==> job 9825 <==
==> flow/design.v <==
`timescale 1ns / 1ps
module Cordic_Machine(clock_pulse, reset, x_input, y_input, z_input, x_output, y_output, z_output, flag);
	input clock_pulse;
	input reset;  
	parameter fractional_bit = 22;
	parameter iteration_number = 22;
	input signed [fractional_bit+2:0] x_input;
	input signed [fractional_bit+2:0] y_input;
	input signed [fractional_bit+2:0] z_input;
	output signed [fractional_bit+2:0] x_output;
	output signed [fractional_bit+2:0] y_output;
	output signed [fractional_bit+2:0] z_output;
	output flag;  
	reg signed [fractional_bit+2:0] x_temp_result;
	reg signed [fractional_bit+2:0] y_temp_result;
	reg signed [fractional_bit+2:0] z_temp_result;
	reg [5:0] counter;  
	wire signed [fractional_bit+2:0] LUT_Atan [0:iteration_number];
	assign LUT_Atan[00] = 25'b000_0010000000000000000000;    
	assign LUT_Atan[01] = 25'b000_0001001011100100000000;   
	assign LUT_Atan[02] = 25'b000_0000100111111011001110;  
	assign LUT_Atan[03] = 25'b000_0000010100010001000100;
	assign LUT_Atan[04] = 25'b000_0000001010001011000011;
	assign LUT_Atan[05] = 25'b000_0000000101000101110101;
	assign LUT_Atan[06] = 25'b000_0000000010100010111101;
	assign LUT_Atan[07] = 25'b000_0000000001010001011111;
	assign LUT_Atan[08] = 25'b000_0000000000101000101111;
	assign LUT_Atan[09] = 25'b000_0000000000010100010111;
	assign LUT_Atan[10] = 25'b000_0000000000001010001011;
	assign LUT_Atan[11] = 25'b000_0000000000000101000101;
	assign LUT_Atan[12] = 25'b000_0000000000000010100010;
	assign LUT_Atan[13] = 25'b000_0000000000000001010001;
	assign LUT_Atan[14] = 25'b000_0000000000000000101000;
	assign LUT_Atan[15] = 25'b000_0000000000000000010100;
	assign LUT_Atan[16] = 25'b000_0000000000000000001010;
	assign LUT_Atan[17] = 25'b000_0000000000000000000101;
	assign LUT_Atan[18] = 25'b000_0000000000000000000010;
	assign LUT_Atan[19] = 25'b000_0000000000000000000001;
	assign LUT_Atan[20] = 25'b000_0000000000000000000000;
	assign LUT_Atan[21] = 25'b000_0000000000000000000000;
	assign LUT_Atan[22] = 25'b000_0000000000000000000000;
	always @(posedge clock_pulse) 
		begin
			if (reset)
				begin
					counter <= 0;
				end
			else if (counter == 0) 
				begin
					x_temp_result <= x_input;
					y_temp_result <= y_input;
					z_temp_result <= z_input;
					counter <= counter +1;
				end
			else 
				begin
					x_temp_result <= z_temp_result[fractional_bit+2] ? x_temp_result + (y_temp_result >>> (counter-1))
																					 : x_temp_result - (y_temp_result >>> (counter-1));
					y_temp_result <= z_temp_result[fractional_bit+2] ? y_temp_result - (x_temp_result >>> (counter-1))
																					 : y_temp_result + (x_temp_result >>> (counter-1));
					z_temp_result <= z_temp_result[fractional_bit+2] ? z_temp_result + LUT_Atan[counter-1]
																					 : z_temp_result - LUT_Atan[counter-1];
					counter <= (counter + 1) % (iteration_number);
				end
		end
	assign flag  = (counter == iteration_number-1) ? 1: 0;
	assign x_output = x_temp_result;
	assign y_output = y_temp_result;
	assign z_output = z_temp_result;
endmodule
==> flow/run.sh <==
#!/bin/bash
# the make line also repeats each setting of config.mk as NAME=value (left out here)
make -C /OpenROAD-flow-scripts/flow DESIGN_CONFIG=/design/flow/config.mk WORK_HOME=/design/flow/orfs CLKGATE_MAP_FILE= finish
==> flow/config.mk <==
export PLATFORM = sky130hd
export DESIGN_NAME = Cordic_Machine
export DESIGN_NICKNAME = Cordic_Machine
export VERILOG_FILES = /design/flow/design.v
export SDC_FILE = /design/flow/constraint.sdc
export NUM_CORES = 4
export LEC_CHECK = 0
export ABC_AREA = 1
export CAP_MARGIN = 10
export CELL_PAD_IN_SITES_GLOBAL_PLACEMENT = 3
export CORE_ASPECT_RATIO = 0.62
export CORE_MARGIN = 5
export CORE_UTILIZATION = 31
export CTS_CLUSTER_DIAMETER = 291
export CTS_CLUSTER_SIZE = 39
export GPL_ROUTABILITY_DRIVEN = 0
export GPL_TIMING_DRIVEN = 0
export HOLD_SLACK_MARGIN = 0.06
export MIN_ROUTING_LAYER = met2
export SETUP_SLACK_MARGIN = -0.05
export SLEW_MARGIN = 40
==> flow/constraint.sdc <==
create_clock -name core_clock -period 4.82 [get_ports {clock_pulse}]
set_input_delay 0.9640 -clock core_clock [delete_from_list [all_inputs] [get_ports {clock_pulse}]]
set_output_delay 0.9640 -clock core_clock [all_outputs]
set_load 0.01 [all_outputs]
==> inputs of job 5001, as changes to job 9825 <==
==> flow/config.mk (replaced) <==
export PLATFORM = sky130hd
export DESIGN_NAME = Cordic_Machine
export DESIGN_NICKNAME = Cordic_Machine
export VERILOG_FILES = /design/flow/design.v
export SDC_FILE = /design/flow/constraint.sdc
export NUM_CORES = 4
export LEC_CHECK = 0
export CAP_MARGIN = 20
export CELL_PAD_IN_SITES_DETAIL_PLACEMENT = 2
export CELL_PAD_IN_SITES_GLOBAL_PLACEMENT = 2
export CORE_MARGIN = 2
export CORE_UTILIZATION = 40
export PLACE_DENSITY_LB_ADDON = 0.19
export SETUP_SLACK_MARGIN = 0.77
export SLEW_MARGIN = 20
==> flow/constraint.sdc (replaced) <==
create_clock -name core_clock -period 6.0 [get_ports {clock_pulse}]
set_input_delay 1.2000 -clock core_clock [delete_from_list [all_inputs] [get_ports {clock_pulse}]]
set_output_delay 1.2000 -clock core_clock [all_outputs]
set_load 0.01 [all_outputs]
==> inputs of job 5994, as changes to job 9825 <==
==> flow/config.mk (replaced) <==
export PLATFORM = sky130hd
export DESIGN_NAME = Cordic_Machine
export DESIGN_NICKNAME = Cordic_Machine
export VERILOG_FILES = /design/flow/design.v
export SDC_FILE = /design/flow/constraint.sdc
export NUM_CORES = 4
export LEC_CHECK = 0
export ABC_AREA = 0
export CAP_MARGIN = 20
export CORE_MARGIN = 2
export CORE_UTILIZATION = 72
export CTS_CLUSTER_DIAMETER = 337
export CTS_CLUSTER_SIZE = 21
export SETUP_SLACK_MARGIN = 1.33
export SLEW_MARGIN = 20
==> flow/constraint.sdc (replaced) <==
create_clock -name core_clock -period 4.45 [get_ports {clock_pulse}]
set_input_delay 0.8900 -clock core_clock [delete_from_list [all_inputs] [get_ports {clock_pulse}]]
set_output_delay 0.8900 -clock core_clock [all_outputs]
set_load 0.01 [all_outputs]
==> inputs of job 9047, as changes to job 9825 <==
==> flow/config.mk (replaced) <==
export PLATFORM = sky130hd
export DESIGN_NAME = Cordic_Machine
export DESIGN_NICKNAME = Cordic_Machine
export VERILOG_FILES = /design/flow/design.v
export SDC_FILE = /design/flow/constraint.sdc
export NUM_CORES = 4
export LEC_CHECK = 0
export ABC_AREA = 1
export CAP_MARGIN = 20
export CORE_MARGIN = 5
export CORE_UTILIZATION = 24
export PLACE_DENSITY = 0.91
export SETUP_SLACK_MARGIN = -0.25
export SLEW_MARGIN = 20
==> flow/constraint.sdc (replaced) <==
create_clock -name core_clock -period 4.98 [get_ports {clock_pulse}]
set_input_delay 0.9960 -clock core_clock [delete_from_list [all_inputs] [get_ports {clock_pulse}]]
set_output_delay 0.9960 -clock core_clock [all_outputs]
set_load 0.01 [all_outputs]
==> results <==
item                                                                                       job 9047                    job 5001                    job 9825                           job 5994
Cts bufs inserted                                                                                 9                           9                           9                                  -
Area share, top type                                                                          20.4%                       18.1%                       20.4%                              18.1%
Die Y                                                                                        239 um                      180 um                      168 um                             135 um
Post-Place Setup Slack                                                                    -0.144 ns                   -0.252 ns                    -1.90 ns                                  -
Count of mapped cells out of synthesis                                                         2099                        1507                        2099                               1507
Simple logic cell fraction of the synthesized area                                            43.6%                       18.4%                       43.6%                              18.4%
Yosys Chip Area                                                                        0.0126 sq mm                0.0124 sq mm                0.0126 sq mm                       0.0124 sq mm
Number of gates resized after CTS                                                                 0                         127                         585                                  -
Area fraction in mux cells                                                                       0%                       11.8%                          0%                              11.8%
Xor/xnor share                                                                                7.06%                       10.2%                       7.06%                              10.2%
Area fraction in full adders, half adders and majority gates                                  8.85%                       9.02%                       8.85%                              9.02%
Post-CTS repair timing setup buffer count                                                         0                          75                         124                                  -
Cells after DPL                                                                                3097                        2081                        2792                                  -
Maximum root-to-sink buffer count                                                                 2                           2                           2                                  -
Pre-placement core utilization                                                                24.3%                       40.6%                       31.2%                              72.6%
Die Span X                                                                                   239 um                      180 um                      266 um                             135 um
Number of core rows                                                                              83                          64                          58                                 48
Result of the run                                                                   failed layout checks      stopped before the end      stopped before the end             stopped before the end
Stage where the flow stopped                                                                      -    global routing (5_1_grt)    global routing (5_1_grt)  detailed placement (3_5_place_dp)
Violated checks                                                                        setup timing                           -                           -                                  -
Sequential fraction of the synthesis area                                                     18.9%                       19.1%                       18.9%                              19.1%
Hold Buf Count CTS                                                                                0                           0                           0                                  -
Total standard cell area after synthesis                                               0.0126 sq mm                0.0124 sq mm                0.0126 sq mm                       0.0124 sq mm
Number of distinct standard cells referenced by the synthesized netlist                          54                         112                          54                                112
Net count after synthesis                                                                      2263                        1671                        2263                               1671
Clock Root Buffer                                                        sky130_fd_sc_hd__clkbuf_16  sky130_fd_sc_hd__clkbuf_16  sky130_fd_sc_hd__clkbuf_16                                  -
Number of cell instances after yosys synthesis                                                 2099                        1507                        2099                               1507
Number of levels in the clock H-tree                                                              3                           3                           3                                  -
Clock Sink Count                                                                                 81                          81                          81                                  -
